// riscv
module riscv #(
    parameter logic[31:0] BootVector = 32'h0000_0000
)(
    input logic clk,
    input logic reset,
    output logic halted,
    input logic unhalt,
    output logic[31:0] i_addr,
    input logic[31:0] i_data,
    output logic[31:0] d_addr,
    output logic[31:0] d_wdata,
    output logic[3:0] d_wstrb,
    input logic[31:0] d_rdata
);
Size in the first run: about 5300 cells after synthesis, about 170 I/O pins.
export LEC_CHECK = 0
export ABC_AREA = 0
export CAP_MARGIN = 35
export CELL_PAD_IN_SITES_DETAIL_PLACEMENT = 2
export CORE_ASPECT_RATIO = 0.59
export CORE_MARGIN = 2
export CORE_UTILIZATION = 40
export CTS_CLUSTER_DIAMETER = 255
export GPL_TIMING_DRIVEN = 1
export HOLD_SLACK_MARGIN = -0.02
export MAX_ROUTING_LAYER = met4
export MIN_ROUTING_LAYER = met1
export PLACE_DENSITY_LB_ADDON = 0.05
export SETUP_SLACK_MARGIN = 2.31
export SLEW_MARGIN = 10
create_clock -name core_clock -period 13.5 [get_ports {clk}]
run.sh (not shown) runs the stock make flow with config.mk's settings and CLKGATE_MAP_FILE=.
The baseline completed with no timing, DRC or antenna violations.
Then changed:
ABC_AREA = not set   (was 0)
CAP_MARGIN = 20   (was 35)
CELL_PAD_IN_SITES_DETAIL_PLACEMENT = not set   (was 2)
CORE_ASPECT_RATIO = not set   (was 0.59)
CTS_CLUSTER_DIAMETER = not set   (was 255)
GPL_TIMING_DRIVEN = not set   (was 1)
HOLD_SLACK_MARGIN = not set   (was -0.02)
MAX_ROUTING_LAYER = not set   (was met4)
MIN_ROUTING_LAYER = not set   (was met1)
PLACE_DENSITY_LB_ADDON = not set   (was 0.05)
SETUP_SLACK_MARGIN = not set   (was 2.31)
SLEW_MARGIN = 20   (was 10)
clock period = 10.0 ns   (was 13.5 ns; I/O delays follow)
The new run completed without violations.
Worst setup slack loses 2.5 ns.
Combinational power climbs by 20%.
Cell count went down by 1.4%.
Utilization came out lower by 0.38 points.
Then changed:
ABC_AREA = 0   (was not set)
CELL_PAD_IN_SITES_DETAIL_PLACEMENT = 2   (was not set)
CELL_PAD_IN_SITES_GLOBAL_PLACEMENT = 2   (was not set)
CORE_ASPECT_RATIO = 1.84   (was not set)
CORE_MARGIN = 8   (was 2)
CTS_CLUSTER_SIZE = 66   (was not set)
GPL_ROUTABILITY_DRIVEN = 0   (was not set)
GPL_TIMING_DRIVEN = 0   (was not set)
HOLD_SLACK_MARGIN = 0.17   (was not set)
MAX_ROUTING_LAYER = met4   (was not set)
PLACE_DENSITY_LB_ADDON = 0.18   (was not set)
TNS_END_PERCENT = 65   (was not set)
Effect: The new run reached the layout checks and failed them: negative setup slack; utilization grows by 1.2 points; sequential share of layout area shrinks by 1.4 points; fmax shrinks by 22%; wire length grows by 33%; cell count grows by 5.0%; count of clock-buffer cells in the layout shrinks by 15; design area grows by 2.9%; die size grows by 5.8%; via count grows by 9.7%.
Then changed:
ABC_AREA = not set   (was 0)
CELL_PAD_IN_SITES_DETAIL_PLACEMENT = not set   (was 2)
CELL_PAD_IN_SITES_GLOBAL_PLACEMENT = not set   (was 2)
CORE_ASPECT_RATIO = not set   (was 1.84)
CORE_MARGIN = 2   (was 8)
CORE_UTILIZATION = 71   (was 40)
CTS_CLUSTER_SIZE = not set   (was 66)
GPL_ROUTABILITY_DRIVEN = not set   (was 0)
GPL_TIMING_DRIVEN = not set   (was 0)
HOLD_SLACK_MARGIN = not set   (was 0.17)
PLACE_DENSITY_LB_ADDON = not set   (was 0.18)
TNS_END_PERCENT = not set   (was 65)
clock period = 8.4 ns   (was 10.0 ns; I/O delays follow)
The changed run stopped in global routing (5_1_grt) (GRT-0116).
Synthesized cell count is unchanged.
Die size goes down by well over a third.
Synthesized area stays the same.
Then changed:
CORE_UTILIZATION = 58   (was 71)
MAX_ROUTING_LAYER = not set   (was met4)
SETUP_SLACK_MARGIN = 1.51   (was not set)
clock period = 5.44 ns   (was 8.4 ns; I/O delays follow)
Result: The changed run completed, yet does not pass: negative setup slack. Area after synthesis stays the same. Synthesized cell count does not change. Die area climbs by 22%.
Then changed:
CORE_UTILIZATION = 44   (was 58)
SETUP_SLACK_MARGIN = not set   (was 1.51)
clock period = 8.2 ns   (was 5.44 ns; I/O delays follow)
This time the run ran to the end with no violations.
Routed wire length shrinks by 3.1%.
Combinational power shrinks by 53%.
Setup slack gains 1.2 ns.

* * *

riscv again, from the RTL that the note above started with.
Settings: LEC_CHECK=0, CAP_MARGIN=20, CORE_MARGIN=2, CORE_UTILIZATION=68, CTS_CLUSTER_SIZE=37, SETUP_SLACK_MARGIN=-0.33, SLEW_MARGIN=20; clock period 5.29 ns.
The first run did not get past global routing, error GRT-0116.
Then changed:
--- a/flow/config.mk
+++ b/flow/config.mk
@@ -8,6 +8,4 @@
 export CAP_MARGIN = 20
 export CORE_MARGIN = 2
-export CORE_UTILIZATION = 68
-export CTS_CLUSTER_SIZE = 37
-export SETUP_SLACK_MARGIN = -0.33
+export CORE_UTILIZATION = 56
 export SLEW_MARGIN = 20
==> flow/constraint.sdc (replaced) <==
create_clock -name core_clock -period 5.44 [get_ports {clk}]
set_input_delay 1.0880 -clock core_clock [delete_from_list [all_inputs] [get_ports {clk}]]
set_output_delay 1.0880 -clock core_clock [all_outputs]
set_load 0.01 [all_outputs]
=> The changed run produced a layout that fails on setup timing; area after synthesis does not change; synthesized cell count stays the same; die area goes up by 21%.
Then changed:
--- a/flow/config.mk
+++ b/flow/config.mk
@@ -8,4 +8,5 @@
 export CAP_MARGIN = 20
 export CORE_MARGIN = 2
-export CORE_UTILIZATION = 56
+export CORE_UTILIZATION = 66
+export SETUP_SLACK_MARGIN = -0.27
 export SLEW_MARGIN = 20
==> flow/constraint.sdc (replaced) <==
create_clock -name core_clock -period 5.05 [get_ports {clk}]
set_input_delay 1.0100 -clock core_clock [delete_from_list [all_inputs] [get_ports {clk}]]
set_output_delay 1.0100 -clock core_clock [all_outputs]
set_load 0.01 [all_outputs]
The changed run stopped in global routing.
Synthesized cell count is unchanged.
Die area falls by 15%.
Synthesized area is unchanged.
Then changed:
--- a/flow/config.mk
+++ b/flow/config.mk
@@ -8,5 +8,4 @@
 export CAP_MARGIN = 20
 export CORE_MARGIN = 2
-export CORE_UTILIZATION = 66
-export SETUP_SLACK_MARGIN = -0.27
+export CORE_UTILIZATION = 40
 export SLEW_MARGIN = 20
==> flow/constraint.sdc (replaced) <==
create_clock -name core_clock -period 8.2 [get_ports {clk}]
set_input_delay 1.6400 -clock core_clock [delete_from_list [all_inputs] [get_ports {clk}]]
set_output_delay 1.6400 -clock core_clock [all_outputs]
set_load 0.01 [all_outputs]
Effect: With this change the flow passed the timing, design-rule and antenna checks. Area after synthesis does not change. Die area came out higher by 64%. Synthesized cell count does not change.
Then changed:
--- a/flow/config.mk
+++ b/flow/config.mk
@@ -6,6 +6,8 @@
 export NUM_CORES = 4
 export LEC_CHECK = 0
+export ABC_AREA = 1
 export CAP_MARGIN = 20
+export CORE_ASPECT_RATIO = 1.33
 export CORE_MARGIN = 2
-export CORE_UTILIZATION = 40
+export CORE_UTILIZATION = 59
 export SLEW_MARGIN = 20
==> flow/constraint.sdc (replaced) <==
create_clock -name core_clock -period 4.56 [get_ports {clk}]
set_input_delay 0.9120 -clock core_clock [delete_from_list [all_inputs] [get_ports {clk}]]
set_output_delay 0.9120 -clock core_clock [all_outputs]
set_load 0.01 [all_outputs]
The changed run finished but fails on setup timing.
Power went up by 120%.
Area after synthesis went up by 2.0%.
Routed wire length went up by 12%.
Critical path depth went up by 10.
Sequential share of layout area went down by 3.5 points.
Final area went up by 7.6%.
Then changed:
--- a/flow/config.mk
+++ b/flow/config.mk
@@ -6,8 +6,8 @@
 export NUM_CORES = 4
 export LEC_CHECK = 0
-export ABC_AREA = 1
 export CAP_MARGIN = 20
-export CORE_ASPECT_RATIO = 1.33
 export CORE_MARGIN = 2
 export CORE_UTILIZATION = 59
+export CTS_CLUSTER_SIZE = 14
+export SETUP_SLACK_MARGIN = 1.28
 export SLEW_MARGIN = 20
==> flow/constraint.sdc (replaced) <==
create_clock -name core_clock -period 5.11 [get_ports {clk}]
set_input_delay 1.0220 -clock core_clock [delete_from_list [all_inputs] [get_ports {clk}]]
set_output_delay 1.0220 -clock core_clock [all_outputs]
set_load 0.01 [all_outputs]
What happened:
- The new run reached the layout checks and failed them: setup timing
- power drops by about a fifth
- design area decreases slightly
- die size fell slightly
- final cell count is lower by a quarter to a third
- worst setup slack degrades by 270 ps
- global-route usage shrinks by 0.66 points
- routed wire length fell by a few percent
Power is estimated from default activity; no workload was simulated.
